[design/flow/config.mk]
export PLATFORM = sky130hd
export DESIGN_NAME = bellmanford
export DESIGN_NICKNAME = bellmanford
export VERILOG_FILES = /design/flow/design.v
export SDC_FILE = /design/flow/constraint.sdc
export NUM_CORES = 4
export LEC_CHECK = 0
export CAP_MARGIN = 30
export CELL_PAD_IN_SITES_GLOBAL_PLACEMENT = 0
export CORE_ASPECT_RATIO = 1.69
export CORE_MARGIN = 7
export CORE_UTILIZATION = 60
export CTS_CLUSTER_DIAMETER = 292
export CTS_CLUSTER_SIZE = 63
export GPL_TIMING_DRIVEN = 0
export HOLD_SLACK_MARGIN = -0.1
export PLACE_DENSITY = 0.4
export SETUP_SLACK_MARGIN = 1.15
export SLEW_MARGIN = 20
export TNS_END_PERCENT = 15
[design/flow/constraint.sdc]
create_clock -name core_clock -period 5.0 [get_ports {clock}]
set_input_delay 1.0000 -clock core_clock [delete_from_list [all_inputs] [get_ports {clock}]]
set_output_delay 1.0000 -clock core_clock [all_outputs]
set_load 0.01 [all_outputs]
[design/flow/design.v]
module bellmanford (reset, clock, GMAR1, GMDR1, GMAR2, GMDR2, IMAR, IMDR, WMAR1, WMAR2, WMDR1, WMDR2, WMWDR, WMWAR, WMWE, OMAR, OMDR, OMWAR, OMWDR, OMWE, NegCycle, Finish);
input clock,reset;
output reg [12:0] GMAR1;
input wire [127:0] GMDR1;
output reg [12:0] GMAR2;
input wire [127:0] GMDR2;
output reg [12:0] IMAR;
input wire [7:0] IMDR;
output reg [12:0] WMAR1;
input wire [127:0] WMDR1;
output reg [12:0] WMAR2;
input wire [127:0] WMDR2;
output reg [12:0] WMWAR;
output reg [127:0] WMWDR;
output reg WMWE;
output wire [12:0] OMAR;
output wire [15:0] OMDR;
assign OMAR = 13'b0;
assign OMDR = 16'b0;
output reg [12:0] OMWAR;
output reg [15:0] OMWDR;
output reg OMWE;
output reg NegCycle;
output reg Finish;
parameter [4:0]  
Init    = 4'b0000,
Init1   = 4'b0001,
Init2   = 4'b0010,
Init3   = 4'b0011,
Upd_S   = 4'b0100,
Upd_D   = 4'b0101, 
BFA1    = 4'b0110,
BFA_Stall1 = 4'b0111,
BFA2    = 4'b1000,
BFA_Stall2    = 4'b1001,
BFA3    = 4'b1010,
BFA_Stall3 = 4'b1011,
BFA4    = 4'b1100,
BFA5    = 4'b1101,
BFA_Stall4 = 4'b1110,
BFA6    = 4'b1111,
OP1     = 5'b10000,
OP_Stall1 = 5'b10001,
OP2     = 5'b10010,
OP3     = 5'b10011,
OP4     = 5'b10100,
OP_Stall2 = 5'b10101,
Refresh1 = 5'b10110,
Refresh2 = 5'b10111,
End1 = 5'b11000,
End2 = 5'b11001,
End3 = 5'b11010;
reg [127:0] GMDR1_reg;
reg [127:0] GMDR2_reg;
reg [7:0] IMDR_reg;
reg [127:0] WMDR1_reg;
reg [127:0] WMDR2_reg;
always@(posedge clock)
begin
    GMDR1_reg <= GMDR1;
    GMDR2_reg <= GMDR2;
    IMDR_reg <= IMDR;
    WMDR1_reg <= WMDR1;
    WMDR2_reg <= WMDR2;
end
reg [7:0] NumNodes;
reg [7:0] NodeCounter;
reg [7:0] Ureg;
reg [7:0] NumLinks;
reg [7:0] LinkCounter;
reg [7:0] Vreg[0:8];
reg signed [7:0] Wreg[0:8];
reg signed [7:0] NewWeight;
reg [7:0] Sub;
reg BFA_flag;
reg signed [7:0] DistU;
reg First_Node;
reg NegativeCycleCheck;
reg FirstLine;
reg MultiLine;
reg [4:0]   current_state, next_state;
always@(posedge clock)
begin
       current_state <= next_state;
end
always@(posedge clock)
begin
	if(reset)
	begin
		WMWE <= 1'b0;
		OMWE <= 1'b0;
		Finish <= 1'b0;
		NegCycle <= 1'b0;
		GMAR1 <= 0;
		GMAR2 <= 0;
		IMAR <= 0;
		WMAR1 <= 0;
		WMAR2 <= 0;
		WMWAR <= 0;
		OMWAR <= 0;
		WMWDR <= 0;
	end
	else
	begin
    		casex(current_state)
    		Init:
    		    begin
                    GMAR1 <= 0;
                    GMAR2 <= 0;
                    IMAR <= 0;
                    WMWAR <= 0;
                    OMWAR <= 13'h1fff;
                    NodeCounter <= 8'h81;
                end
            Init1:
                begin
                end
            Init2:
                begin
                    GMAR1 <= GMAR1 + 1'b1;
                    if (NodeCounter == 8'h81)
                        begin
                            NumNodes <= GMDR1_reg[63:0] - 1'b1;
                            NodeCounter <= GMDR1_reg[7:0] - 2'b10;
    		    		    WMWAR <= WMWAR + 1'b1;
    		    		    WMWE <= 1'b1;
    		    		    WMWDR[127:107] <= 21'b100000000111111110000;
                            WMWDR[106:94] <= GMDR1_reg[12:0];
                        end
    		        else if(NodeCounter != 0)
    		    	    begin
    		    		    WMWAR <= WMWAR + 1'b1;
    		    		    WMWE <= 1'b1;
    		    		    WMWDR[127:107] <= 21'b100000000111111110000;
                            WMWDR[106:94] <= GMDR1_reg[12:0];
    		    		    NodeCounter <= NodeCounter - 8'b00000001;
    		    	    end
			        else
                        begin
                            WMWE <= 1'b0;
                            GMAR1 <= IMDR_reg - 1'b1;
                        end
                end
            Init3:
                begin
                     NodeCounter <= NumNodes;
                     IMAR <= IMAR + 1'b1;
                     OMWE <= 1'b0;
                     WMWE <= 1'b0;
                     GMAR1 <= IMAR + 1'b1;
                end
    		Upd_S:
                begin
				    WMWAR <= IMDR_reg;
                    WMWDR[127] = 1'b0;
                    WMWDR[126:119] = 0;
                    WMWDR[118:111] = IMDR_reg;
                    WMWDR[110:107] <= 4'b0010;
				    WMWE <= 1'b1;
				    WMAR1 <= IMDR_reg;                                       
                    NumLinks <= 0;
                    WMWDR[106:94] <= GMDR1_reg[12:0];
                end
            Upd_D:
                begin
				    WMWAR <= IMDR_reg;
                    WMWDR[127] = 1'b1;
                    WMWDR[126:119] = 8'h00;
                    WMWDR[118:111] = 8'hff;
                    WMWDR[110:107] <= 4'b0001;
				    WMWE <= 1'b1;
			    	WMAR2 <= GMDR2_reg[111:104];
                    WMWDR[106:94] <= GMDR1_reg[12:0];
                end
            BFA1:
                begin
                    IMAR <= IMAR - 1'b1;                                               
                    WMWE <= 1'b0;
                    First_Node <= 0;
                    NegativeCycleCheck <= 0;
                end
            BFA_Stall1:
                begin
                end
            BFA2:
                begin
                    FirstLine <= 1'b1;
                    casex(First_Node)
                        0:
                            begin
                                Ureg <= IMDR_reg;
                                NegativeCycleCheck <= 1'b1;
                                WMAR1 <= IMDR_reg;                                              
                                GMAR1 <= IMDR_reg - 1'b1;                                       
                                IMAR <= IMAR + 1'b1;
                            end
                        1:
                            begin
                                if(GMDR2_reg[127:120] == 0)
                                    begin
                                        NegativeCycleCheck <= 1'b0;
                                        Ureg <= GMDR1_reg[71:64];
                                        WMAR1 <= GMDR1_reg[71:64];                                
                                        NodeCounter <= NodeCounter - 1'b1;
                                        GMAR2 <= GMDR1_reg[71:64] - 1'b1;
                                    end
                                else if(WMDR1_reg[127] == 1'b0)
                                    begin
                                        Ureg <= WMAR1[7:0];
                                        GMAR2 <= WMAR1 - 1'b1;                            
                                    end
                                else if (WMDR1_reg[127] == 1'b1)
                                    begin
                                        if(WMAR1[7:0] == NumNodes)
                                            WMAR1 <= 0;
                                        else
                                            WMAR1 <= WMAR1 + 1'b1;
                                    end
                            end
                    endcase
                end
            BFA_Stall2:
                begin
                end
            BFA3:
                begin
                    GMAR1 <= 0;
                    if(First_Node == 1'b0)
                        GMAR2 <= GMDR1_reg[12:0];
                    else if (First_Node == 1'b1 && WMDR1_reg[127] == 1'b0)
                        GMAR2 <= GMDR2_reg[12:0];
                end
            BFA_Stall3:
                begin
                end
            BFA4:
                begin
                    if(FirstLine == 1'b1)
                        begin
                            DistU <= WMDR1_reg[126:119];
                            NumLinks <= GMDR2_reg[119:112];
                            if(GMDR2_reg[119:112] < 7)
                                begin
                                    MultiLine <= 1'b0;
                                    LinkCounter <= GMDR2_reg[119:112];
                                end
                            else
                                begin
                                    LinkCounter <= 7;
                                    MultiLine <= 1'b1;
                                end
				            Vreg[1] <= GMDR2_reg[111:104];
				            Wreg[1] <= GMDR2_reg[103:96];
				            Vreg[2] <= GMDR2_reg[95:88];
				            Wreg[2] <= GMDR2_reg[87:80];
				            Vreg[3] <= GMDR2_reg[79:72];
				            Wreg[3] <= GMDR2_reg[71:64]; 
				            Vreg[4] <= GMDR2_reg[63:56];
				            Wreg[4] <= GMDR2_reg[55:48]; 
				            Vreg[5] <= GMDR2_reg[47:40];
				            Wreg[5] <= GMDR2_reg[39:32]; 
				            Vreg[6] <= GMDR2_reg[31:24];
				            Wreg[6] <= GMDR2_reg[23:16];
				            Vreg[7] <= GMDR2_reg[15:8];
				            Wreg[7] <= GMDR2_reg[7:0];
                            Vreg[8] <= 0;
                            Wreg[8] <= 0;
                        end
                    else
                        begin
                            if(NumLinks > 8)
                                begin
                                    MultiLine <= 1'b1;
                                    LinkCounter <= 8;
                                end
                            else
                                begin
                                    MultiLine <= 1'b0;
                                    LinkCounter <= NumLinks;
                                end
                            Vreg[1] <= GMDR2_reg[127:120];
                            Wreg[1] <= GMDR2_reg[119:112];
				            Vreg[2] <= GMDR2_reg[111:104];
				            Wreg[2] <= GMDR2_reg[103:96];
				            Vreg[3] <= GMDR2_reg[95:88];
				            Wreg[3] <= GMDR2_reg[87:80];
				            Vreg[4] <= GMDR2_reg[79:72];
				            Wreg[4] <= GMDR2_reg[71:64]; 
				            Vreg[5] <= GMDR2_reg[63:56];
				            Wreg[5] <= GMDR2_reg[55:48]; 
				            Vreg[6] <= GMDR2_reg[47:40];
				            Wreg[6] <= GMDR2_reg[39:32]; 
				            Vreg[7] <= GMDR2_reg[31:24];
				            Wreg[7] <= GMDR2_reg[23:16];
				            Vreg[8] <= GMDR2_reg[15:8];
				            Wreg[8] <= GMDR2_reg[7:0];
                        end
                    Sub <= 0;
                end
            BFA5:
                begin
                    WMWE <= 1'b0;
                    if(WMDR1_reg[127] == 1'b1)
                    begin
                        NumLinks <= 0;
                        LinkCounter <= 0;
                    end
                    if (NumLinks == 0)
                    begin
                       First_Node <= 1'b1;
                    end
                    if(LinkCounter == 0 )
                    begin
                       FirstLine <= 1'b0;
                       GMAR2 <= GMAR2 + 1'b1;
                    end
                    if(NumLinks == 0 && LinkCounter == 0)
                        WMAR1 <= WMAR1 + 1'b1;
                    case(Sub)
                        0: 
                            begin
                                WMAR2 <= Vreg[1];
                                NewWeight <= DistU + Wreg[1];
                            end
                        1: 
                            begin
                                WMAR2 <= Vreg[2];  
                                NewWeight <= DistU + Wreg[2];
                            end
                        2:  
                            begin
                                WMAR2 <= Vreg[3];  
                                NewWeight <= DistU + Wreg[3];
                            end
                        3:  
                            begin
                                WMAR2 <= Vreg[4];  
                                NewWeight <= DistU + Wreg[4];
                            end
                        4:  
                            begin
                                WMAR2 <= Vreg[5];  
                                NewWeight <= DistU + Wreg[5];
                            end
                        5:  
                            begin
                                WMAR2 <= Vreg[6];  
                                NewWeight <= DistU + Wreg[6];
                            end
                        6:  
                            begin
                                WMAR2 <= Vreg[7];  
                                NewWeight <= DistU + Wreg[7];
                            end
                        7:  
                            begin
                                WMAR2 <= Vreg[8];  
                                NewWeight <= DistU + Wreg[8];
                            end
                    endcase
                end
            BFA_Stall4:
                begin
                end
            BFA6:
                begin
                   if($signed(WMDR2_reg[126:119]) > NewWeight || WMDR2_reg[127] == 1)
                    begin
                        NegativeCycleCheck <= 1'b1;
                        casex(Sub)
                            0:  begin
                                    WMWAR <= Vreg[1]; 
                                end
                            1:  begin
                                    WMWAR <= Vreg[2]; 
                                end
                            2:  begin 
                                    WMWAR <= Vreg[3]; 
                                end
                            3:  begin 
                                    WMWAR <= Vreg[4]; 
                                end
                            4:  begin 
                                    WMWAR <= Vreg[5]; 
                                end
                            5:  begin 
                                    WMWAR <= Vreg[6]; 
                                end
                            6:  begin 
                                    WMWAR <= Vreg[7]; 
                                end
                            7:  begin 
                                    WMWAR <= Vreg[8]; 
                                end
                        endcase
                        WMWDR[127] = 1'b0;
                        WMWDR[126:119] <= NewWeight;
                        WMWDR[118:111] <= Ureg;
                        WMWDR[110:107] <= WMDR2_reg[110:107];
                        WMWDR[106:94] <= WMDR2_reg[106:94];
                        WMWE <= 1'b1;
                   end
                   LinkCounter <= LinkCounter - 1'b1;
                   NumLinks <= NumLinks - 1'b1;
                   Sub <= Sub + 1'b1;
                end
            OP1:
                begin
                    WMAR2 <= IMDR_reg;
                end
            OP_Stall1:
                begin
                end
            OP2:
                begin
                    OMWAR <= OMWAR + 1'b1;
                    OMWDR <= WMDR2_reg[126:119];
                    OMWE <= 1'b1;
                    WMAR2 <= WMDR2_reg[118:111];
                end
            OP3:
                begin
                    OMWAR <= OMWAR + 1'b1;
                    OMWDR <= IMDR_reg;
                    OMWE <= 1'b1;
                    IMAR <= IMAR + 1'b1;
                end
            OP4:
                begin
                    OMWDR <= WMAR2;
                    OMWE <= 1'b1;
                    OMWAR <= OMWAR + 1'b1;
                    WMAR2 <= WMDR2_reg[118:111];
                    WMAR1 <= NumNodes;
                end
            OP_Stall2:
                begin
                    OMWE <= 1'b0;
                end
            End1:
                begin
                    if(IMDR_reg == 8'hff)
                    begin
                        NodeCounter <= NumNodes;
                        OMWDR <= 16'hFFFF;
                        OMWE <= 1'b1;
                        OMWAR <= OMWAR + 1'b1;
                    end
                    else
                    begin
                        OMWDR <= 8'h0;
                        OMWE <= 1'b1;
                        OMWAR <= OMWAR + 1'b1;
                    end
                end
            Refresh1:
                begin
                    OMWE <= 1'b0;
                    WMWAR <= NumNodes;
                    WMWDR[127:107] <= 21'b100000000111111110000;
                    WMWDR[106:94] <= WMDR1_reg[104:96];
                    WMWE <= 1'b1;
                    IMAR <= IMAR + 1'b1;
                end
            Refresh2:
                begin
                    WMWAR <= WMWAR - 1'b1;
                    WMWDR[127:107] <= 21'b100000000111111110000;
                    WMWE <= 1'b1;
                end
            End2:
                begin
                    OMWE <= 1'b0;
                    WMWE <= 1'b0;
                    Finish <= 1'b1; 
                end
            End3:
                begin
                    NegCycle <= 1'b1; 
                end
        endcase
	end
end
always@(*)
begin
	if(reset)
		next_state = Init;
	else if(current_state == Init)
        next_state = Init1;
    else if(current_state == Init1)
        next_state = Init2;
    else if(current_state == Init2)
	begin
		if (NodeCounter == 0)
			next_state = Init3;
        else
            next_state <= Init1;
	end
	else if(current_state == Init3)
			next_state = Upd_S;
	else if(current_state == Upd_S)
			next_state = Upd_D;
    else if(current_state == Upd_D)
            next_state = BFA1;
	else if(current_state == BFA1)
            next_state = BFA_Stall1;
    else if(current_state == BFA_Stall1)
            next_state = BFA2;
	else if(current_state == BFA2)
    begin
        if (WMDR1_reg[127] == 1'b1)
            next_state = BFA_Stall1;
        else if(First_Node == 1)
        begin
            if ((NegativeCycleCheck == 1'b0) && GMDR2_reg[127:120] == 8'h00 )
                next_state = OP1;
            else if((NodeCounter == 8'h01) && (NegativeCycleCheck == 1'b0) && GMDR2_reg[127:120] == 8'h00)
                next_state = OP1;
            else if((NodeCounter == 8'h01) && (NegativeCycleCheck == 1'b1))
                next_state = End3;
            else
                next_state = BFA_Stall2;
            end
        else if (WMDR1_reg[127] == 1'b0 && First_Node == 1'b0)
            next_state = BFA_Stall2;
        else if (WMDR1_reg[127] == 1'b1)
            next_state = BFA_Stall1;
        else
            next_state = BFA_Stall2;
    end
	else if(current_state == BFA_Stall2)
            next_state = BFA3;
	else if(current_state == BFA3)
    begin
        if(WMDR1_reg[127] == 1'b1)
            next_state = BFA2;
        else
            next_state = BFA_Stall3;
    end
	else if(current_state == BFA_Stall3)
    begin
        if(WMDR1_reg[127] == 1'b1)
            next_state = BFA5;
        else
            next_state = BFA4;
    end
	else if(current_state == BFA4)
            next_state = BFA5;
	else if(current_state == BFA5)
    begin
        if (WMDR1_reg[127] == 1'b1)
            next_state = BFA_Stall1;
        else if(NumLinks == 0 && LinkCounter == 0)
            next_state = BFA_Stall1;
        else if (NumLinks != 0 && LinkCounter == 0)
            next_state = BFA_Stall3;
        else
            next_state = BFA_Stall4;
    end
	else if(current_state == BFA_Stall4)
            next_state = BFA6;
	else if(current_state == BFA6)
            next_state = BFA5;
    else if(current_state == OP1)
            next_state = OP_Stall1;
    else if(current_state == OP_Stall1)
            next_state = OP2;
    else if(current_state == OP2)
            next_state = OP3;
    else if(current_state == OP3)
            next_state = OP4;
    else if(current_state == OP4)
        begin
            if(WMDR2_reg[108] == 1'b1)
                next_state = End1;
            else
                next_state = OP_Stall2;
        end
    else if(current_state == OP_Stall2)
            next_state = OP4;
    else if(current_state == Refresh1)
        next_state = Refresh2;
    else if(current_state == Refresh2)
        begin
            if(WMWAR == 0)
                next_state = Init3;
            else
                next_state = Refresh2;
        end
    else if(current_state == End1)
        begin
            if(IMDR_reg == 8'hFF)
                next_state = Refresh1;
            else
                next_state = End2;
        end
    else
        next_state = current_state;
end
endmodule
[design/flow/run.sh]
#!/bin/bash
# the make line also repeats each setting of config.mk as NAME=value (left out here)
make -C /OpenROAD-flow-scripts/flow DESIGN_CONFIG=/design/flow/config.mk WORK_HOME=/design/flow/orfs CLKGATE_MAP_FILE= finish
==> results.cfg, run 1 <==
; physical design summary
[yosys]
adder_share_pct = 2.61
top_cell = dfxtp_1
avgSynthCellArea_um2 = 10.6
flop_cell = dfxtp_1
synth_chip_area_mm2 = 0.0250
ys_sh_aoi_pct = 15.4
syn_area_mm2 = 0.0250
yosysWarnings = 3
synthSimpleGateAreaFrac_pct = 11.6
muxShareOfSynthArea_pct = 5.84
yosys.cell_types.count = 81
ys_top_cells_by_count = 360 x dfxtp_1, 204 x edfxtp_1, 171 x nor2_1, 151 x nand2_1, 135 x buf_4
ys_ff = 564
syn_inst = 2357
async_reset_ff_share_pct = 0
edf_count = 204
topCellsByArea = dfxtp_1 29%, edfxtp_1 25%, mux2_2 5.7%
yosys.area.top_type = dfxtp_1
xor_share_pct = 3.86
ys_top_logic_family = AND-OR/OR-AND gates
ys_cells = 2357
synth_sequential_area_ratio_pct = 53.4
top_cell_area_share_pct = 28.8

[floorplan]
dieArea_mm2 = 0.0478
fp_util_pct = 60.6
die_h_um = 279
core_mm2 = 0.0413
fp.dieW_um = 171
std_cell_rows = 97

[status]
stop_stage = 3_2_place_iop
first-error = [ERROR PPL-0024] Number of IO pins (790) exceeds maximum number of available positions (772). Increase the die perimeter from 900.55um to 1074.40um.
outcome = stopped before the end
==> inputs of run 2 (changes only) <==
Settings changed: ABC_AREA set to 0, CAP_MARGIN 30 to 20, CELL_PAD_IN_SITES_GLOBAL_PLACEMENT 0 to unset, CORE_ASPECT_RATIO 1.69 to 0.71, CORE_MARGIN 7 to 2, CORE_UTILIZATION 60 to 61, CTS_CLUSTER_DIAMETER 292 to 389, CTS_CLUSTER_SIZE 63 to 57, GPL_TIMING_DRIVEN 0 to unset, HOLD_SLACK_MARGIN -0.1 to -0.02, MIN_ROUTING_LAYER set to met1, PLACE_DENSITY 0.4 to unset, PLACE_DENSITY_LB_ADDON set to 0.07, SETUP_SLACK_MARGIN 1.15 to 0.68, TNS_END_PERCENT 15 to 30.
Clock period 5.0 ns to 2.37 ns, I/O delays scaled along.
==> results.cfg, run 2 <==
; physical design summary
[status]
first-error = [ERROR PPL-0024] Number of IO pins (790) exceeds maximum number of available positions (776). Increase the die perimeter from 837.47um to 1074.40um.
stop_stage = 3_2_place_iop
outcome = stopped before the end

[yosys]
xor_share_pct = 3.86
top_cell = dfxtp_1
ys_sh_aoi_pct = 15.4
async_reset_ff_share_pct = 0
top_cell_area_share_pct = 28.8
muxShareOfSynthArea_pct = 5.84
syn_inst = 2357
yosys.area.top_type = dfxtp_1
ys_top_logic_family = AND-OR/OR-AND gates
syn_area_mm2 = 0.0250
yosys.cell_types.count = 81
synth_chip_area_mm2 = 0.0250
yosysWarnings = 3
adder_share_pct = 2.61
edf_count = 204
ys_top_cells_by_count = 360 x dfxtp_1, 204 x edfxtp_1, 171 x nor2_1, 151 x nand2_1, 135 x buf_4
flop_cell = dfxtp_1
topCellsByArea = dfxtp_1 29%, edfxtp_1 25%, mux2_2 5.7%
ys_ff = 564
avgSynthCellArea_um2 = 10.6
ys_cells = 2357
synthSimpleGateAreaFrac_pct = 11.6
synth_sequential_area_ratio_pct = 53.4

[floorplan]
core_mm2 = 0.0404
dieArea_mm2 = 0.0426
fp.dieW_um = 244
fp_util_pct = 61.8
std_cell_rows = 62
die_h_um = 175
==> inputs of run 3 (changes only) <==
Settings changed: ABC_AREA 0 to unset, CORE_ASPECT_RATIO 0.71 to unset, CORE_UTILIZATION 61 to 52, CTS_CLUSTER_DIAMETER 389 to unset, CTS_CLUSTER_SIZE 57 to unset, HOLD_SLACK_MARGIN -0.02 to unset, MIN_ROUTING_LAYER met1 to unset, PLACE_DENSITY_LB_ADDON 0.07 to unset, SETUP_SLACK_MARGIN 0.68 to -0.2, TNS_END_PERCENT 30 to unset.
Clock period 2.37 ns to 3.04 ns, I/O delays scaled along.
==> results.cfg, run 3 <==
; yosys + openroad results
[status]
outcome = complete, but fails checks
so.violations = negative setup slack

[route]
drc_errors = 0
drt_wl_total_um = 78600
ant_nets = 0
drt-initial-drc-count = 1951
via_per_inst = 5.82
vias = 19800
dr.pass1.iters = 9
wl_per_cell_um = 23.1

[timing]
hold_viol_final = 0
rsz0062_at_grt = true
fin_skew_ns = 0.0376
finalSetupViolations = 3
setup_ws_ns = -0.125
period_needed_ns = 3.17
tightestPinTransition_ns = 0.886
slew_headroom_pct = 40.9
timing.final.crit_share_pct = 104
timing.hold.ws_ns = 0.403
drv_slew = 0
clock.fmax_mhz = 316
finalSetupTns_ns = -0.233

[yosys]
top_cell = dfxtp_1
ys_cells = 2357
xor_share_pct = 3.86
synth_chip_area_mm2 = 0.0250
synthSimpleGateAreaFrac_pct = 11.6
yosys.cell_types.count = 81
ys_ff = 564
syn_inst = 2357
topCellsByArea = dfxtp_1 29%, edfxtp_1 25%, mux2_2 5.7%
muxShareOfSynthArea_pct = 5.84
adder_share_pct = 2.61
edf_count = 204
yosys.area.top_type = dfxtp_1
async_reset_ff_share_pct = 0
flop_cell = dfxtp_1
ys_sh_aoi_pct = 15.4
yosysWarnings = 3
ys_top_cells_by_count = 360 x dfxtp_1, 204 x edfxtp_1, 171 x nor2_1, 151 x nand2_1, 135 x buf_4
syn_area_mm2 = 0.0250
top_cell_area_share_pct = 28.8
ys_top_logic_family = AND-OR/OR-AND gates
avgSynthCellArea_um2 = 10.6
synth_sequential_area_ratio_pct = 53.4

[critical_path]
crit_path_frequent_cell = a21oi_2
cp-start-kind = register
rrSetupSlack_ns = -0.13
critPathArrivalTime_ns = 3.56
crit_family = simple AND/OR/NAND/NOR gates
cp.depth = 12
worstSetupStartpoint = Sub[6]
reg2reg_from = Sub[6]
max_stage_delay_ns = 0.59
regToRegEndpoint = NewWeight[6]
crit_buf_inv = 0
r2r_cells = 12
cp-endpoint = NewWeight[6]
cp_slowest_cell = or4_4
endpoint_kind = register
crit_chain = or4_4 > nor2_4 > nand2_4 > a222oi_1 > nand2_1 > ha_2 > fa_2 > a21o_1 > a21oi_2 > o21bai_1 > a21oi_2 > xnor2_1
crit_fanout = 4
critical_path_class = reg2reg
required_ns = 3.43

[clock_tree]
root_buffer = clkbuf_16
cts_tree = built
cts.reportedPaths.clkPinSlew_ns = 0.07
clkSinkCount = 564
clock_latency_ns = 0.64
cts_hold_buf = 0
cts_buffer_depth = 3
cts_buffers = 57
ctsHtreeMaxLevel = 2

[power_and_ir_drop]
p_seq_w = 0.00821
max-vdd-ir-drop_mv = 0.433
top_power_group = sequential cells
pwr.group.clock_w = 0.00743
p_clk_share_pct = 44.8
switching_power_w = 0.00370
comb_cell_power_w = 0.000943
p_per_area_mw_per_mm2 = 529
p_int_w = 0.0129
comb_power_share_pct = 5.7
power.leakage_nw = 11.7
seq_power_share_pct = 49.5
switching_share_pct = 22.3

[placement]
port_buffers = 350
dp_hpwl_um = 58300
place.gp.congestion = 0.917
place_inst = 3291

[floorplan]
fp_util_pct = 52.6
die_h_um = 223
num_io_pins = 790
fp.dieW_um = 223
std_cell_rows = 80
core_mm2 = 0.0475
dieArea_mm2 = 0.0498

[finish]
logic_area_mm2 = 0.0104
area_growth_pct = 25.4
fin_cells = 3402
regArea_mm2 = 0.0133
nets = 3311
num-fill-cells = 3738

[global_routing]
grtUsageTotal_pct = 30.7
grt_max_degree = 71
antenna_found_initial = 0
grt_remaining_overflow = 0
grt_first_pass_wirelength_um = 116000
grt_pass1_vias = 18900

[hold_path]
hold_end = GMDR2_reg[87]
holdPathStages = 1
hp-start = GMDR2[87]
hold_class = in2reg

[run]
warnings = 351
maxCapViolations = 0
==> run 3: timing repair <==
item | 4_1_cts | 5_1_grt
cloned | 0 | 0
pin swaps | 9 | 4
endpoints found under the hold margin | 0 | 0
gates resized | 15 | 1
buffers inserted | 2 | 1
setup endpoints to repair | 3 | 2
==> run 3: layout make-up <==
| class | count | share of cell area (%) |
|---|---|---|
| antenna | 1 | 0.00799 |
| clock buffer | 87 | 5.64 |
| clock inverter | 20 | 0.843 |
| inverter | 56 | 0.671 |
| multi-input combinational | 1573 | 33.2 |
| sequential | 564 | 42.6 |
| tap | 615 | 2.46 |
| timing repair buffer | 486 | 14.7 |
==> run 3: per-stage QoR <==
step	setup slack [ns]	power (W)	area, µm²	util, %
2_1_floorplan	-0.586	0.00883	25500	-
3_3_place_gp	-0.217	0.00929	29200	61.5
3_5_place_dp	-0.313	0.00930	29200	61.5
4_1_cts	-0.253	0.0167	31300	65.9
5_1_grt	-0.317	0.0171	31300	65.9
6_report	-0.125	0.0166	31300	65.9
==> run 3: metal layers <==
layer	part of all wire [%]	GRT usage (%)	vias up
met1	41	39.4	9553
li1	-	-	9177
met2	48	50.9	907
met5	0	0	-
met3	7.2	5.52	154
met4	4.4	13.5	0
==> inputs of run 4 (changes only) <==
Settings changed: CORE_UTILIZATION 52 to 55, CTS_CLUSTER_DIAMETER set to 351, SETUP_SLACK_MARGIN -0.2 to 0.65.
Clock period 3.04 ns to 3.85 ns, I/O delays scaled along.
==> results.cfg, run 4 <==
; physical design summary
[yosys]
xor_share_pct = 3.86
ys_top_cells_by_count = 360 x dfxtp_1, 204 x edfxtp_1, 171 x nor2_1, 151 x nand2_1, 135 x buf_4
topCellsByArea = dfxtp_1 29%, edfxtp_1 25%, mux2_2 5.7%
synthSimpleGateAreaFrac_pct = 11.6
syn_area_mm2 = 0.0250
ys_cells = 2357
syn_inst = 2357
flop_cell = dfxtp_1
avgSynthCellArea_um2 = 10.6
synth_chip_area_mm2 = 0.0250
ys_sh_aoi_pct = 15.4
adder_share_pct = 2.61
synth_sequential_area_ratio_pct = 53.4
yosys.cell_types.count = 81
ys_top_logic_family = AND-OR/OR-AND gates
ys_ff = 564
edf_count = 204
yosys.area.top_type = dfxtp_1
top_cell_area_share_pct = 28.8
muxShareOfSynthArea_pct = 5.84
yosysWarnings = 3
top_cell = dfxtp_1
async_reset_ff_share_pct = 0

[floorplan]
core_mm2 = 0.0451
dieArea_mm2 = 0.0472
fp_util_pct = 55.4
std_cell_rows = 78
fp.dieW_um = 217
die_h_um = 217

[status]
first-error = [ERROR PPL-0024] Number of IO pins (790) exceeds maximum number of available positions (780). Increase the die perimeter from 868.60um to 1074.40um.
stop_stage = 3_2_place_iop
outcome = stopped before the end
==> inputs of run 5 (changes only) <==
Settings changed: CORE_UTILIZATION 55 to 57, CTS_CLUSTER_DIAMETER 351 to unset, SETUP_SLACK_MARGIN 0.65 to unset.
Clock period 3.85 ns to 3.71 ns, I/O delays scaled along.
==> results.cfg, run 5 <==
; physical design summary
[yosys]
ys_ff = 564
async_reset_ff_share_pct = 0
top_cell = dfxtp_1
adder_share_pct = 2.61
edf_count = 204
synth_sequential_area_ratio_pct = 53.4
ys_top_cells_by_count = 360 x dfxtp_1, 204 x edfxtp_1, 171 x nor2_1, 151 x nand2_1, 135 x buf_4
yosys.cell_types.count = 81
ys_sh_aoi_pct = 15.4
muxShareOfSynthArea_pct = 5.84
yosysWarnings = 3
flop_cell = dfxtp_1
ys_top_logic_family = AND-OR/OR-AND gates
syn_inst = 2357
top_cell_area_share_pct = 28.8
syn_area_mm2 = 0.0250
ys_cells = 2357
avgSynthCellArea_um2 = 10.6
yosys.area.top_type = dfxtp_1
xor_share_pct = 3.86
synth_chip_area_mm2 = 0.0250
topCellsByArea = dfxtp_1 29%, edfxtp_1 25%, mux2_2 5.7%
synthSimpleGateAreaFrac_pct = 11.6

[floorplan]
core_mm2 = 0.0432
fp.dieW_um = 213
die_h_um = 213
dieArea_mm2 = 0.0455
std_cell_rows = 76
fp_util_pct = 57.9

[status]
outcome = stopped before the end
stop_stage = 3_2_place_iop
first-error = [ERROR PPL-0024] Number of IO pins (790) exceeds maximum number of available positions (766). Increase the die perimeter from 853.50um to 1074.40um.
==> inputs of run 6 (changes only) <==
Settings changed: ABC_AREA set to 0, CORE_ASPECT_RATIO set to 0.94, CORE_UTILIZATION 57 to 70, CTS_CLUSTER_DIAMETER set to 225, CTS_CLUSTER_SIZE set to 20, HOLD_SLACK_MARGIN set to -0.02, MIN_ROUTING_LAYER set to met1, TNS_END_PERCENT set to 30.
Clock period 3.71 ns to 2.88 ns, I/O delays scaled along.
==> results.cfg, run 6 <==
; physical design summary
[status]
outcome = stopped before the end
stop_stage = 3_2_place_iop
first-error = [ERROR PPL-0024] Number of IO pins (790) exceeds maximum number of available positions (696). Increase the die perimeter from 772.10um to 1074.40um.

[yosys]
ys_ff = 564
ys_cells = 2357
edf_count = 204
ys_top_logic_family = AND-OR/OR-AND gates
yosys.area.top_type = dfxtp_1
yosysWarnings = 3
muxShareOfSynthArea_pct = 5.84
synth_chip_area_mm2 = 0.0250
topCellsByArea = dfxtp_1 29%, edfxtp_1 25%, mux2_2 5.7%
syn_area_mm2 = 0.0250
xor_share_pct = 3.86
synth_sequential_area_ratio_pct = 53.4
adder_share_pct = 2.61
top_cell = dfxtp_1
top_cell_area_share_pct = 28.8
synthSimpleGateAreaFrac_pct = 11.6
syn_inst = 2357
ys_sh_aoi_pct = 15.4
flop_cell = dfxtp_1
ys_top_cells_by_count = 360 x dfxtp_1, 204 x edfxtp_1, 171 x nor2_1, 151 x nand2_1, 135 x buf_4
avgSynthCellArea_um2 = 10.6
async_reset_ff_share_pct = 0
yosys.cell_types.count = 81

[floorplan]
std_cell_rows = 67
fp.dieW_um = 199
die_h_um = 187
fp_util_pct = 70.6
dieArea_mm2 = 0.0372
core_mm2 = 0.0354
==> inputs of run 7 (changes only) <==
Settings changed: ABC_AREA 0 to unset, CORE_ASPECT_RATIO 0.94 to unset, CORE_UTILIZATION 70 to 68, CTS_CLUSTER_DIAMETER 225 to unset, CTS_CLUSTER_SIZE 20 to 14, HOLD_SLACK_MARGIN -0.02 to unset, MAX_ROUTING_LAYER set to met4, MIN_ROUTING_LAYER met1 to unset, SETUP_SLACK_MARGIN set to -0.16, TNS_END_PERCENT 30 to unset.
Clock period 2.88 ns to 2.56 ns, I/O delays scaled along.
==> results.cfg, run 7 <==
; physical design summary
[yosys]
yosys.area.top_type = dfxtp_1
syn_inst = 2357
synth_sequential_area_ratio_pct = 53.4
edf_count = 204
yosys.cell_types.count = 81
ys_ff = 564
adder_share_pct = 2.61
async_reset_ff_share_pct = 0
top_cell = dfxtp_1
ys_sh_aoi_pct = 15.4
top_cell_area_share_pct = 28.8
topCellsByArea = dfxtp_1 29%, edfxtp_1 25%, mux2_2 5.7%
syn_area_mm2 = 0.0250
yosysWarnings = 3
muxShareOfSynthArea_pct = 5.84
flop_cell = dfxtp_1
ys_top_cells_by_count = 360 x dfxtp_1, 204 x edfxtp_1, 171 x nor2_1, 151 x nand2_1, 135 x buf_4
synthSimpleGateAreaFrac_pct = 11.6
ys_cells = 2357
avgSynthCellArea_um2 = 10.6
xor_share_pct = 3.86
synth_chip_area_mm2 = 0.0250
ys_top_logic_family = AND-OR/OR-AND gates

[floorplan]
core_mm2 = 0.0364
dieArea_mm2 = 0.0383
fp.dieW_um = 196
die_h_um = 196
fp_util_pct = 68.6
std_cell_rows = 70

[status]
first-error = [ERROR PPL-0024] Number of IO pins (790) exceeds maximum number of available positions (702). Increase the die perimeter from 782.78um to 1074.40um.
stop_stage = 3_2_place_iop
outcome = stopped before the end
==> inputs of run 8 (changes only) <==
Settings changed: CORE_UTILIZATION 68 to 54, CTS_CLUSTER_SIZE 14 to 53, MAX_ROUTING_LAYER met4 to unset, SETUP_SLACK_MARGIN -0.16 to 0.65, TNS_END_PERCENT set to 5.
Clock period 2.56 ns to 2.37 ns, I/O delays scaled along.
==> results.cfg, run 8 <==
; physical design summary
[status]
outcome = stopped before the end
stop_stage = 3_2_place_iop
first-error = [ERROR PPL-0024] Number of IO pins (790) exceeds maximum number of available positions (786). Increase the die perimeter from 876.44um to 1074.40um.

[yosys]
yosys.area.top_type = dfxtp_1
async_reset_ff_share_pct = 0
xor_share_pct = 3.86
syn_inst = 2357
top_cell_area_share_pct = 28.8
yosysWarnings = 3
synth_chip_area_mm2 = 0.0250
ys_sh_aoi_pct = 15.4
edf_count = 204
ys_cells = 2357
ys_ff = 564
avgSynthCellArea_um2 = 10.6
yosys.cell_types.count = 81
ys_top_cells_by_count = 360 x dfxtp_1, 204 x edfxtp_1, 171 x nor2_1, 151 x nand2_1, 135 x buf_4
ys_top_logic_family = AND-OR/OR-AND gates
synth_sequential_area_ratio_pct = 53.4
flop_cell = dfxtp_1
adder_share_pct = 2.61
topCellsByArea = dfxtp_1 29%, edfxtp_1 25%, mux2_2 5.7%
muxShareOfSynthArea_pct = 5.84
syn_area_mm2 = 0.0250
top_cell = dfxtp_1
synthSimpleGateAreaFrac_pct = 11.6

[floorplan]
fp_util_pct = 54.9
fp.dieW_um = 219
core_mm2 = 0.0455
std_cell_rows = 78
dieArea_mm2 = 0.0480
die_h_um = 219
==> inputs of run 9 (changes only) <==
Settings changed: CORE_UTILIZATION 54 to 51, CTS_CLUSTER_SIZE 53 to 32, SETUP_SLACK_MARGIN 0.65 to -0.2, TNS_END_PERCENT 5 to unset.
==> results.cfg, run 9 <==
; yosys + openroad results
[global_routing]
grt_pass1_vias = 19300
grtUsageTotal_pct = 30.5
grt_max_degree = 73
grt_first_pass_wirelength_um = 117000
grt_remaining_overflow = 0
antenna_found_initial = 3

[yosys]
synth_chip_area_mm2 = 0.0250
syn_area_mm2 = 0.0250
ys_cells = 2357
ys_top_logic_family = AND-OR/OR-AND gates
async_reset_ff_share_pct = 0
edf_count = 204
ys_ff = 564
ys_top_cells_by_count = 360 x dfxtp_1, 204 x edfxtp_1, 171 x nor2_1, 151 x nand2_1, 135 x buf_4
adder_share_pct = 2.61
top_cell = dfxtp_1
syn_inst = 2357
synth_sequential_area_ratio_pct = 53.4
xor_share_pct = 3.86
yosys.cell_types.count = 81
avgSynthCellArea_um2 = 10.6
muxShareOfSynthArea_pct = 5.84
yosys.area.top_type = dfxtp_1
flop_cell = dfxtp_1
ys_sh_aoi_pct = 15.4
topCellsByArea = dfxtp_1 29%, edfxtp_1 25%, mux2_2 5.7%
synthSimpleGateAreaFrac_pct = 11.6
top_cell_area_share_pct = 28.8
yosysWarnings = 3

[timing]
slew_headroom_pct = 49.6
hold_viol_final = 0
finalSetupViolations = 70
timing.final.crit_share_pct = 128
fin_skew_ns = 0.0351
clock.fmax_mhz = 329
period_needed_ns = 3.04
setup_ws_ns = -0.667
finalSetupTns_ns = -7.68
tightestPinTransition_ns = 0.753
rsz0062_at_grt = true
drv_slew = 0

[critical_path]
critPathArrivalTime_ns = 3.44
cp-start-kind = register
regToRegEndpoint = NewWeight[6]
cp-endpoint = NewWeight[6]
critical_path_class = reg2reg
crit_fanout = 5
crit_family = simple AND/OR/NAND/NOR gates
max_stage_delay_ns = 0.58
r2r_cells = 12
reg2reg_from = Sub[5]
required_ns = 2.77
crit_chain = or4_4 > nor2_4 > nand2_4 > a222oi_1 > nand2_1 > ha_2 > fa_2 > a21o_1 > a21oi_2 > o21bai_1 > a21oi_1 > xnor2_1
cp.depth = 12
cp_slowest_cell = or4_4
crit_buf_inv = 0
rrSetupSlack_ns = -0.67
worstSetupStartpoint = Sub[5]
endpoint_kind = register

[clock_tree]
cts_hold_buf = 0
cts.reportedPaths.clkPinSlew_ns = 0.07
ctsHtreeMaxLevel = 2
cts_buffers = 56
cts_tree = built
clock_latency_ns = 0.64
root_buffer = clkbuf_16
clkSinkCount = 564
cts_buffer_depth = 3

[finish]
area_growth_pct = 28.8
fin_util_pct = 66.2
regArea_mm2 = 0.0133
logic_area_mm2 = 0.0105
nets = 3394
num-fill-cells = 3782

[status]
outcome = complete, but fails checks
so.violations = negative setup slack

[power_and_ir_drop]
p_per_area_mw_per_mm2 = 665
pwr.group.clock_w = 0.00962
p_seq_w = 0.0105
power.leakage_nw = 12.1
p_clk_share_pct = 44.9
comb_cell_power_w = 0.00125
top_power_group = sequential cells
p_int_w = 0.0166
max-vdd-ir-drop_mv = 0.628
comb_power_share_pct = 5.8
switching_power_w = 0.00484
switching_share_pct = 22.6
seq_power_share_pct = 49.2

[route]
via_per_inst = 5.78
dr.pass1.iters = 7
drt_wl_total_um = 79600
drc_errors = 0
ant_nets = 0
drt-initial-drc-count = 2380
wl_per_cell_um = 22.8
vias = 20200

[floorplan]
die_h_um = 225
dieArea_mm2 = 0.0508
core_mm2 = 0.0486
num_io_pins = 790
std_cell_rows = 81
fp.dieW_um = 225
fp_util_pct = 51.4

[hold_path]
hold_class = in2reg
hold_end = GMDR2_reg[15]
holdPathStages = 1
hp-start = GMDR2[15]

[placement]
place.gp.congestion = 0.954
dp_hpwl_um = 59500
port_buffers = 350

[run]
warnings = 351
maxCapViolations = 0
==> run 9: what timing repair did <==
action | in CTS | in global routing
setup buffers | 4 | 3
pin swaps | 4 | 7
gates cloned | 0 | 2
endpoints found under the hold margin | 0 | 0
setup endpoints to repair | 21 | 75
resized | 12 | 26
==> run 9: metal layers <==
metal  routed length, µm  vias up  global-route usage [%]
li1                    -     9321                       -
met1               32100     9675                    39.6
met2               37800     1010                    50.2
met3                6520      180                    5.44
met4                3270        2                    12.8
met5                   8        -                       0
==> run 9: area by class of cell <==
| class | instances | area share [%] |
|---|---|---|
| multi-input combinational | 1573 | 32.7 |
| timing repair buffer | 570 | 16.4 |
| clock buffer | 72 | 5.10 |
| tap | 622 | 2.42 |
| sequential | 564 | 41.4 |
| antenna | 3 | 0.0233 |
| inverter | 56 | 0.653 |
| clock inverter | 34 | 1.28 |
==> run 9: stage by stage <==
stage          hold WS (ns)  cell area, µm²  setup slack [ns]  instances  total power (W)
6_report              0.269           32200            -0.667       3494           0.0214
2_1_floorplan         0.386           25600             -1.12       2484           0.0113
5_1_grt               0.263           32200            -0.797       3491           0.0220
4_1_cts               0.246           32000            -0.649       3486           0.0215
3_3_place_gp          0.392           29900            -0.646       3377           0.0119
3_5_place_dp          0.393           29900            -0.736       3377           0.0120
==> inputs of run 10 (changes only) <==
Settings changed: CELL_PAD_IN_SITES_DETAIL_PLACEMENT set to 0, CORE_MARGIN 2 to 9, CORE_UTILIZATION 51 to 23, CTS_CLUSTER_SIZE 32 to unset, MAX_ROUTING_LAYER set to met4, PLACE_DENSITY_LB_ADDON set to 0.13, SETUP_SLACK_MARGIN -0.2 to 1.48.
Clock period 2.37 ns to 6.59 ns, I/O delays scaled along.
==> results.cfg, run 10 <==
; yosys + openroad results
[power_and_ir_drop]
p_per_area_mw_per_mm2 = 257
switching_power_w = 0.00193
top_power_group = the clock network
seq_power_share_pct = 46.2
p_seq_w = 0.00380
comb_cell_power_w = 0.000436
max-vdd-ir-drop_mv = 0.162
p_clk_share_pct = 48.4
power.leakage_nw = 11.4
p_int_w = 0.00628
switching_share_pct = 23.5
pwr.group.clock_w = 0.00398
comb_power_share_pct = 5.3

[global_routing]
grt_first_pass_wirelength_um = 137000
grt_pass1_vias = 19400
grtUsageTotal_pct = 15.5
grt_max_degree = 73
grt_remaining_overflow = 0
antenna_found_initial = 4

[placement]
place_inst = 3988
port_buffers = 350
place.gp.congestion = 0.811
dp_hpwl_um = 71300

[timing]
period_needed_ns = 3.94
drv_slew = 0
slew_headroom_pct = 27.5
hold_viol_final = 0
rsz0062_at_grt = false
clock.fmax_mhz = 254
tightestPinTransition_ns = 1.08
fin_skew_ns = 0.0353
finalSetupTns_ns = 0
finalSetupViolations = 0
timing.final.crit_share_pct = 59.8

[yosys]
ys_sh_aoi_pct = 15.4
flop_cell = dfxtp_1
async_reset_ff_share_pct = 0
adder_share_pct = 2.61
syn_area_mm2 = 0.0250
top_cell = dfxtp_1
yosysWarnings = 3
synthSimpleGateAreaFrac_pct = 11.6
ys_cells = 2357
edf_count = 204
yosys.area.top_type = dfxtp_1
xor_share_pct = 3.86
yosys.cell_types.count = 81
ys_top_logic_family = AND-OR/OR-AND gates
ys_top_cells_by_count = 360 x dfxtp_1, 204 x edfxtp_1, 171 x nor2_1, 151 x nand2_1, 135 x buf_4
avgSynthCellArea_um2 = 10.6
muxShareOfSynthArea_pct = 5.84
topCellsByArea = dfxtp_1 29%, edfxtp_1 25%, mux2_2 5.7%
ys_ff = 564
syn_inst = 2357
synth_sequential_area_ratio_pct = 53.4
top_cell_area_share_pct = 28.8
synth_chip_area_mm2 = 0.0250

[critical_path]
cp-start-kind = register
cp-endpoint = NewWeight[7]
r2r_cells = 14
worstSetupStartpoint = Sub[1]
required_ns = 6.98
critical_path_class = reg2reg
cp_slowest_cell = ha_1
reg2reg_from = Sub[1]
rrSetupSlack_ns = 2.65
crit_buf_inv = 2
crit_family = AND-OR/OR-AND gates
cp.depth = 14
crit_fanout = 12
crit_chain = inv_1 > ha_1 > buf_4 > a22oi_1 > nand2_1 > a21oi_1 > o21ai_0 > ha_1 > a21o_1 > a21oi_1 > nor2b_1 > o21a_1 > o41ai_1 > xnor2_1
critPathArrivalTime_ns = 4.33
max_stage_delay_ns = 0.57
endpoint_kind = register
regToRegEndpoint = NewWeight[7]

[clock_tree]
cts_buffer_depth = 3
cts_tree = built
cts_hold_buf = 0
clock_latency_ns = 0.65
cts_buffers = 71
cts_setup_buffers = 0
root_buffer = clkbuf_16
cts.reportedPaths.clkPinSlew_ns = 0.06
ctsHtreeMaxLevel = 3
clkSinkCount = 564
post_cts_resize_count = 0

[hold_path]
hold_end = DistU[6]
hp-start = WMDR1_reg[125]
holdPathStages = 0
hold_class = reg2reg

[route]
drt-initial-drc-count = 1496
drt_wl_total_um = 95200
dr.pass1.iters = 8
drc_errors = 0
wl_per_cell_um = 23.1
via_per_inst = 4.67
ant_nets = 0
vias = 19200

[finish]
area_growth_pct = 27.6
num-fill-cells = 11100
nets = 3231
fin_cells = 4122
regArea_mm2 = 0.0133
logic_area_mm2 = 0.0103

[run]
warnings = 347
maxCapViolations = 0

[floorplan]
std_cell_rows = 120
fp.dieW_um = 348
dieArea_mm2 = 0.121
die_h_um = 348
num_io_pins = 790
core_mm2 = 0.108
fp_util_pct = 23.2

[status]
outcome = finished clean
[run 10: layout make-up]
type / count / area share [%]
flip-flops and latches: 564 / 41.8
multi-input cells: 1573 / 32.4
repair buffers: 392 / 12.0
clock buffers: 107 / 6.82
well taps: 1403 / 5.50
clock inverters: 23 / 0.785
inverters: 56 / 0.659
diodes: 4 / 0.0314
[run 10: layer usage]
metal,up-vias,routed length (µm),track usage (%)
met5,-,0,-
met4,0,1890,3.77
li1,9039,-,-
met3,144,6030,3.51
met2,705,44200,24.7
met1,9343,43000,19.8
[run 10: metrics by stage]
stage | hold slack [ns] | setup WS, ns | util [%] | cell area [µm²] | power [W]
3_5_place_dp | 0.394 | 2.51 | 27.4 | 29400 | 0.00431
2_1_floorplan | 0.386 | 2.15 | - | 25500 | 0.00407
5_1_grt | 0.422 | 2.41 | 29.7 | 31900 | 0.00852
3_3_place_gp | 0.400 | 2.56 | 27.4 | 29400 | 0.00430
4_1_cts | 0.407 | 2.49 | 29.6 | 31900 | 0.00834
6_report | 0.404 | 2.65 | 29.7 | 31900 | 0.00821
==> inputs of run 11 (changes only) <==
Settings changed: ABC_AREA set to 1, CELL_PAD_IN_SITES_DETAIL_PLACEMENT 0 to unset, CORE_MARGIN 9 to 2, CORE_UTILIZATION 23 to 52, CTS_CLUSTER_SIZE set to 98, MAX_ROUTING_LAYER met4 to unset, PLACE_DENSITY_LB_ADDON 0.13 to unset, SETUP_SLACK_MARGIN 1.48 to -0.23.
Clock period 6.59 ns to 4.14 ns, I/O delays scaled along.
==> results.cfg, run 11 <==
; yosys + openroad results
[status]
outcome = finished clean

[critical_path]
rrSetupSlack_ns = 0.45
crit_buf_inv = 3
reg2reg_from = Sub[1]
worstSetupStartpoint = Sub[1]
crit_fanout = 15
cp_slowest_cell = edfxtp_1
regToRegEndpoint = NewWeight[5]
crit_family = simple AND/OR/NAND/NOR gates
crit_path_frequent_cell = inv_1
max_stage_delay_ns = 0.42
cp-start-kind = register
crit_chain = inv_1 > ha_1 > nand2_1 > nor2_4 > nor2_2 > nand2_2 > nand3_1 > o21ai_0 > inv_1 > ha_1 > a21o_1 > a31oi_1 > inv_1 > a21oi_1 > o21ai_0 > xor2_1
r2r_cells = 16
critical_path_class = reg2reg
required_ns = 4.51
endpoint_kind = register
cp-endpoint = NewWeight[5]
critPathArrivalTime_ns = 4.06
cp.depth = 16

[run]
maxCapViolations = 0
warnings = 350

[yosys]
ys_sh_aoi_pct = 13.2
ys_top_logic_family = simple AND/OR/NAND/NOR gates
avgSynthCellArea_um2 = 8.34
muxShareOfSynthArea_pct = 0.0386
flop_cell = dfxtp_1
synth_chip_area_mm2 = 0.0259
top_cell = nand2_1
topCellsByArea = dfxtp_1 28%, edfxtp_1 24%, nand2_1 10%
yosysWarnings = 3
async_reset_ff_share_pct = 0
adder_share_pct = 2.52
yosys.cell_types.count = 59
ys_cells = 3110
syn_area_mm2 = 0.0259
syn_inst = 3110
synthSimpleGateAreaFrac_pct = 19.7
xor_share_pct = 2.06
top_cell_area_share_pct = 27.8
ys_top_cells_by_count = 699 x nand2_1, 360 x dfxtp_1, 344 x inv_1, 259 x o21ai_0, 210 x nor2_1
yosys.area.top_type = dfxtp_1
synth_sequential_area_ratio_pct = 51.4
ys_ff = 564
edf_count = 204

[floorplan]
core_mm2 = 0.0491
num_io_pins = 790
fp.dieW_um = 227
std_cell_rows = 81
dieArea_mm2 = 0.0517
die_h_um = 227
fp_util_pct = 52.9

[hold_path]
hp-start = WMDR1_reg[121]
hold_class = reg2reg
hold_end = DistU[2]
holdPathStages = 0

[timing]
finalSetupTns_ns = 0
timing.final.crit_share_pct = 89.1
clock.fmax_mhz = 271
slew_headroom_pct = 35.1
tightestPinTransition_ns = 0.972
hold_viol_final = 0
period_needed_ns = 3.69
rsz0062_at_grt = false
finalSetupViolations = 0
fin_skew_ns = 0.0233
drv_slew = 0

[power_and_ir_drop]
switching_share_pct = 23.3
switching_power_w = 0.00284
max-vdd-ir-drop_mv = 0.350
p_per_area_mw_per_mm2 = 386
power.leakage_nw = 13.1
top_power_group = sequential cells
comb_cell_power_w = 0.000762
p_total_w = 0.0122
comb_power_share_pct = 6.2
pwr.group.clock_w = 0.00542
p_int_w = 0.00936
p_clk_share_pct = 44.4
seq_power_share_pct = 49.3
p_seq_w = 0.00602

[global_routing]
grt_max_degree = 129
antenna_found_initial = 4
grtUsageTotal_pct = 31.6
gr-max-usage-layer = met2
use_met1_pct = 43.2
grt_remaining_overflow = 0
met2_usage_pct = 49.8
grt_first_pass_wirelength_um = 123000
grt_pass1_vias = 21100
gr-usage-met3_pct = 4.65

[route]
wl_per_cell_um = 20.2
drt-initial-drc-count = 2426
drc_errors = 0
vias = 22700
drt_wl_total_um = 83800
dr.pass1.iters = 6
via_per_inst = 5.46
ant_nets = 0

[clock_tree]
cts.reportedPaths.clkPinSlew_ns = 0.06
ctsHtreeMaxLevel = 2
cts_buffers = 57
cts_tree = built
cts_hold_buf = 0
cts_buffer_depth = 3
clkSinkCount = 564
cts_setup_buffers = 0
root_buffer = clkbuf_16
clock_latency_ns = 0.65
post_cts_resize_count = 0

[placement]
dp_hpwl_um = 62500
place.gp.congestion = 0.946
port_buffers = 350

[finish]
nets = 4008
area_growth_pct = 21.8
run 11: per-stage QoR:
step                      worst slack (ns)  cells  hold WS [ns]  util [%]  cell area [µm²]
final                                0.450   4150         0.405      64.4            31600
after global routing                 0.149   4150         0.411      64.4            31600
after CTS                            0.455   4147         0.406      64.4            31600
after detailed placement             0.494   4040         0.392      60.3            29600
after global placement               0.588   4040         0.388      60.3            29600
after floorplan                      0.545   3237         0.386         -            26400
run 11: layer usage:
metal / share of wire (%) / vias up
met5: 0.013 / -
met4: 4.7 / 2
met3: 7.9 / 197
met2: 45 / 1128
met1: 42 / 10600
li1: - / 10700
run 11: layout make-up:
cell class	instances	area [µm²]
Tap cell	664	831
Sequential cell	564	13300
Fill cell	4242	17500
Timing Repair Buffer	394	3840
Antenna cell	3	7.51
Inverter	359	1350
Clock buffer	82	1690
Clock inverter	25	318
Multi-Input combinational cell	2059	10200
==> inputs of run 12 (changes only) <==
Settings changed: CTS_CLUSTER_DIAMETER set to 393, CTS_CLUSTER_SIZE 98 to unset, SETUP_SLACK_MARGIN -0.23 to unset.
Clock period 4.14 ns to 2.52 ns, I/O delays scaled along.
==> results.cfg, run 12 <==
; yosys + openroad results
[hold_path]
hold_end = GMDR2_reg[86]
hp-start = GMDR2[86]
hold_class = in2reg
holdPathStages = 1

[power_and_ir_drop]
switching_power_w = 0.00480
top_power_group = sequential cells
p_total_w = 0.0207
comb_cell_power_w = 0.00132
pwr.group.clock_w = 0.00956
seq_power_share_pct = 47.6
p_per_area_mw_per_mm2 = 621
power.leakage_nw = 14.0
p_seq_w = 0.00987
p_clk_share_pct = 46.1
max-vdd-ir-drop_mv = 0.607
switching_share_pct = 23.2
p_int_w = 0.0159
comb_power_share_pct = 6.4

[critical_path]
cp-endpoint = NewWeight[6]
critical_path_class = reg2reg
cp_slowest_cell = edfxtp_1
required_ns = 2.92
worstSetupStartpoint = Sub[1]
max_stage_delay_ns = 0.48
critPathArrivalTime_ns = 3.43
crit_chain = buf_6 > ha_4 > nand3_4 > nor2_4 > a22o_1 > a21oi_1 > nand3b_1 > o21ai_2 > inv_2 > ha_4 > a21oi_1 > inv_1 > a31oi_4 > o21ai_2 > a21oi_2 > xnor2_1
crit_family = AND-OR/OR-AND gates
reg2reg_from = Sub[1]
cp-start-kind = register
endpoint_kind = register
regToRegEndpoint = NewWeight[6]
rrSetupSlack_ns = -0.51
cp.depth = 16
crit_fanout = 6
crit_buf_inv = 3
r2r_cells = 16

[route]
vias = 23400
wl_met3_um = 8110
drt_wl_total_um = 87900
wl_met1_um = 35100
via_per_inst = 5.46
wl_per_cell_um = 20.5
ant_nets = 0
drt-initial-drc-count = 2704
dr.pass1.iters = 8
dr.max_layer_used = met4
drc_errors = 0
wl_met2_um = 40600

[timing]
finalSetupViolations = 7
hold_viol_final = 0
slew_headroom_pct = 44.4
drv_slew = 0
tightestPinTransition_ns = 0.835
fin_skew_ns = 0.0465
timing.final.crit_share_pct = 120
timing.hold.ws_ns = 0.283
clock.fmax_mhz = 330
setup_ws_ns = -0.513
rsz0062_at_grt = true
period_needed_ns = 3.03

[finish]
fin_cells = 4282
final_cell_area_mm2 = 0.0334
area_growth_pct = 28.8
nets = 4140

[clock_tree]
cts_hold_buf = 0
clkSinkCount = 564
root_buffer = clkbuf_16
ctsHtreeMaxLevel = 2
clock_latency_ns = 0.66
cts_tree = built
cts_buffer_depth = 3
cts.reportedPaths.clkPinSlew_ns = 0.07
cts_buffers = 59

[global_routing]
antenna_found_initial = 1
grt_pass1_vias = 22300
grt_remaining_overflow = 0
grt_first_pass_wirelength_um = 129000
grtUsageTotal_pct = 33.2
grt_max_degree = 147

[yosys]
top_cell_area_share_pct = 27.8
synth_sequential_area_ratio_pct = 51.4
topCellsByArea = dfxtp_1 28%, edfxtp_1 24%, nand2_1 10%
ys_cells = 3110
flop_cell = dfxtp_1
top_cell = nand2_1
edf_count = 204
synthSimpleGateAreaFrac_pct = 19.7
yosysWarnings = 3
syn_area_mm2 = 0.0259
ys_top_logic_family = simple AND/OR/NAND/NOR gates
async_reset_ff_share_pct = 0
yosys.area.top_type = dfxtp_1
ys_sh_aoi_pct = 13.2
ys_top_cells_by_count = 699 x nand2_1, 360 x dfxtp_1, 344 x inv_1, 259 x o21ai_0, 210 x nor2_1
syn_inst = 3110
muxShareOfSynthArea_pct = 0.0386
adder_share_pct = 2.52
synth_chip_area_mm2 = 0.0259
xor_share_pct = 2.06
avgSynthCellArea_um2 = 8.34
ys_ff = 564
yosys.cell_types.count = 59

[placement]
dpl_cell_area_mm2 = 0.0306
place.gp.congestion = 0.979
port_buffers = 350
dp_hpwl_um = 66300
place_inst = 4148

[floorplan]
num_io_pins = 790
fp_util_pct = 52.9
dieArea_mm2 = 0.0517
fp.dieW_um = 227
core_mm2 = 0.0491
std_cell_rows = 81
die_h_um = 227

[run]
warnings = 353
maxCapViolations = 0

[status]
outcome = complete, but fails checks
so.violations = negative setup slack
run 12: layout make-up:
cell class	count	area (µm²)
Tap cell	664	831
Clock inverter	25	333
Antenna cell	1	2.50
Sequential cell	564	13300
Clock buffer	86	1880
Timing Repair Buffer	523	5000
Fill cell	3910	15600
Inverter	359	1360
Multi-Input combinational cell	2060	10700
run 12: what timing repair did:
item / CTS / global route
setup endpoints to repair: 11 / 72
gates resized: 74 / 30
gates cloned: 1 / 0
pin swaps: 35 / 22
setup buffers: 16 / 6
run 12: layer usage:
| layer | up-vias | track usage (%) |
|---|---|---|
| met2 | 1263 | 53.6 |
| met3 | 206 | 6.16 |
| met5 | - | 0 |
| met1 | 10900 | 43.3 |
| li1 | 11000 | - |
| met4 | 0 | 15.3 |
run 12: metrics by stage:
stage / setup WS, ns / utilization [%] / setup TNS, ns
after detailed placement: -0.646 / 62.4 / -3.41
after global routing: -0.663 / 68.2 / -3.64
final: -0.513 / 68.2 / -2.82
after floorplan: -0.573 / - / -73.88
after CTS: -0.417 / 67.8 / -2.12
after global placement: -0.581 / 62.4 / -2.86
==> inputs of run 13 (changes only) <==
Settings changed: ABC_AREA 1 to unset, CORE_ASPECT_RATIO set to 1.09, CORE_MARGIN 2 to 5, CORE_UTILIZATION 52 to 49, CTS_CLUSTER_DIAMETER 393 to unset, GPL_ROUTABILITY_DRIVEN set to 0, HOLD_SLACK_MARGIN set to 0.23, PLACE_DENSITY_LB_ADDON set to 0.16, SLEW_MARGIN 20 to 25, TNS_END_PERCENT set to 85.
Clock period 2.52 ns to 5.0 ns, I/O delays scaled along.
==> results.cfg, run 13 <==
; yosys + openroad results
[run]
warnings = 347
maxCapViolations = 0

[placement]
dp_hpwl_um = 55600
port_buffers = 350
place_inst = 3244
dpl_cell_area_mm2 = 0.0285

[finish]
nets = 3216
fin_util_pct = 60.3
fin_cells = 3352
num-fill-cells = 4258
area_growth_pct = 22.0
final_cell_area_mm2 = 0.0305

[yosys]
syn_inst = 2357
ys_top_cells_by_count = 360 x dfxtp_1, 204 x edfxtp_1, 171 x nor2_1, 151 x nand2_1, 135 x buf_4
ys_ff = 564
adder_share_pct = 2.61
async_reset_ff_share_pct = 0
avgSynthCellArea_um2 = 10.6
ys_cells = 2357
topCellsByArea = dfxtp_1 29%, edfxtp_1 25%, mux2_2 5.7%
yosys.area.top_type = dfxtp_1
edf_count = 204
syn_area_mm2 = 0.0250
xor_share_pct = 3.86
top_cell_area_share_pct = 28.8
synth_sequential_area_ratio_pct = 53.4
ys_top_logic_family = AND-OR/OR-AND gates
synth_chip_area_mm2 = 0.0250
yosysWarnings = 3
muxShareOfSynthArea_pct = 5.84
ys_sh_aoi_pct = 15.4
synthSimpleGateAreaFrac_pct = 11.6
yosys.cell_types.count = 81
top_cell = dfxtp_1
flop_cell = dfxtp_1

[timing]
rsz0062_at_grt = false
slew_headroom_pct = 29.7
timing.hold.ws_ns = 0.400
finalSetupViolations = 0
hold_viol_final = 0
finalSetupTns_ns = 0
fin_skew_ns = 0.0135
drv_slew = 0
tightestPinTransition_ns = 1.05
timing.final.crit_share_pct = 79.0
period_needed_ns = 3.95
clock.fmax_mhz = 253

[critical_path]
crit_buf_inv = 1
cp-endpoint = NewWeight[7]
crit_family = AND-OR/OR-AND gates
rrSetupSlack_ns = 1.05
worstSetupStartpoint = Sub[0]
reg2reg_from = Sub[0]
critical_path_class = reg2reg
cp-start-kind = register
max_stage_delay_ns = 0.59
cp_slowest_cell = ha_1
regToRegEndpoint = NewWeight[7]
cp.depth = 13
crit_fanout = 12
critPathArrivalTime_ns = 4.30
required_ns = 5.35
r2r_cells = 13
crit_chain = inv_1 > ha_1 > a2111o_1 > nand2_1 > a222oi_1 > nand2_1 > ha_1 > a21o_1 > a21oi_1 > nor2b_1 > o21a_1 > o41ai_1 > xnor2_1
endpoint_kind = register

[floorplan]
die_h_um = 246
num_io_pins = 790
fp.dieW_um = 226
fp_util_pct = 49.4
core_mm2 = 0.0506
dieArea_mm2 = 0.0556
std_cell_rows = 86

[power_and_ir_drop]
pwr.group.clock_w = 0.00444
p_clk_share_pct = 44.4
max-vdd-ir-drop_mv = 0.299
power.leakage_nw = 11.1
p_int_w = 0.00775
seq_power_share_pct = 50.0
p_per_area_mw_per_mm2 = 328
comb_power_share_pct = 5.5
p_seq_w = 0.00500
switching_share_pct = 22.4
switching_power_w = 0.00223
comb_cell_power_w = 0.000554
top_power_group = sequential cells

[route]
vias = 19400
drt_wl_total_um = 76600
drt-initial-drc-count = 2167
wl_per_cell_um = 22.8
via_per_inst = 5.79
drc_errors = 0
ant_nets = 0
dr.pass1.iters = 7

[clock_tree]
cts_setup_buffers = 0
root_buffer = clkbuf_16
clkSinkCount = 564
cts_hold_buf = 0
cts_buffer_depth = 3
clock_latency_ns = 0.62
ctsHtreeMaxLevel = 2
cts.reportedPaths.clkPinSlew_ns = 0.06
post_cts_resize_count = 0
cts_tree = built
cts_buffers = 57

[hold_path]
hp-start = WMDR1_reg[120]
hold_end = DistU[1]
holdPathStages = 0
hold_class = reg2reg

[global_routing]
grt_first_pass_wirelength_um = 113000
grt_max_degree = 75
grtUsageTotal_pct = 26.1
antenna_found_initial = 1
grt_remaining_overflow = 0
grt_pass1_vias = 18800

[status]
outcome = finished clean
==> run 13: cell type report <==
type                    count  area (µm²)  area share, %
multi-input cells        1573       10300           33.9
diodes                      1        2.50        0.00821
clock inverters            22         228          0.747
inverters                  56         210          0.690
repair buffers            391        3810           12.5
clock buffers              85        1740           5.71
flip-flops and latches    564       13300           43.7
well taps                 660         826           2.71
==> run 13: routing by layer <==
layer / GRT usage [%] / share of wire [%]
met5: 0 / 0
met2: 42.7 / 48
met1: 33.7 / 39
met4: 10.2 / 4.5
met3: 6.01 / 9.0
==> run 13: stage by stage <==
| stage | power (W) | worst slack (ns) |
|---|---|---|
| 6_report | 0.00999 | 1.05 |
| 5_1_grt | 0.0103 | 0.857 |
| 4_1_cts | 0.0100 | 1.08 |
| 3_5_place_dp | 0.00564 | 1.08 |
| 3_3_place_gp | 0.00563 | 1.14 |
| 2_1_floorplan | 0.00536 | 0.880 |
No activity file was given, so power comes from the tool's default toggle rates.
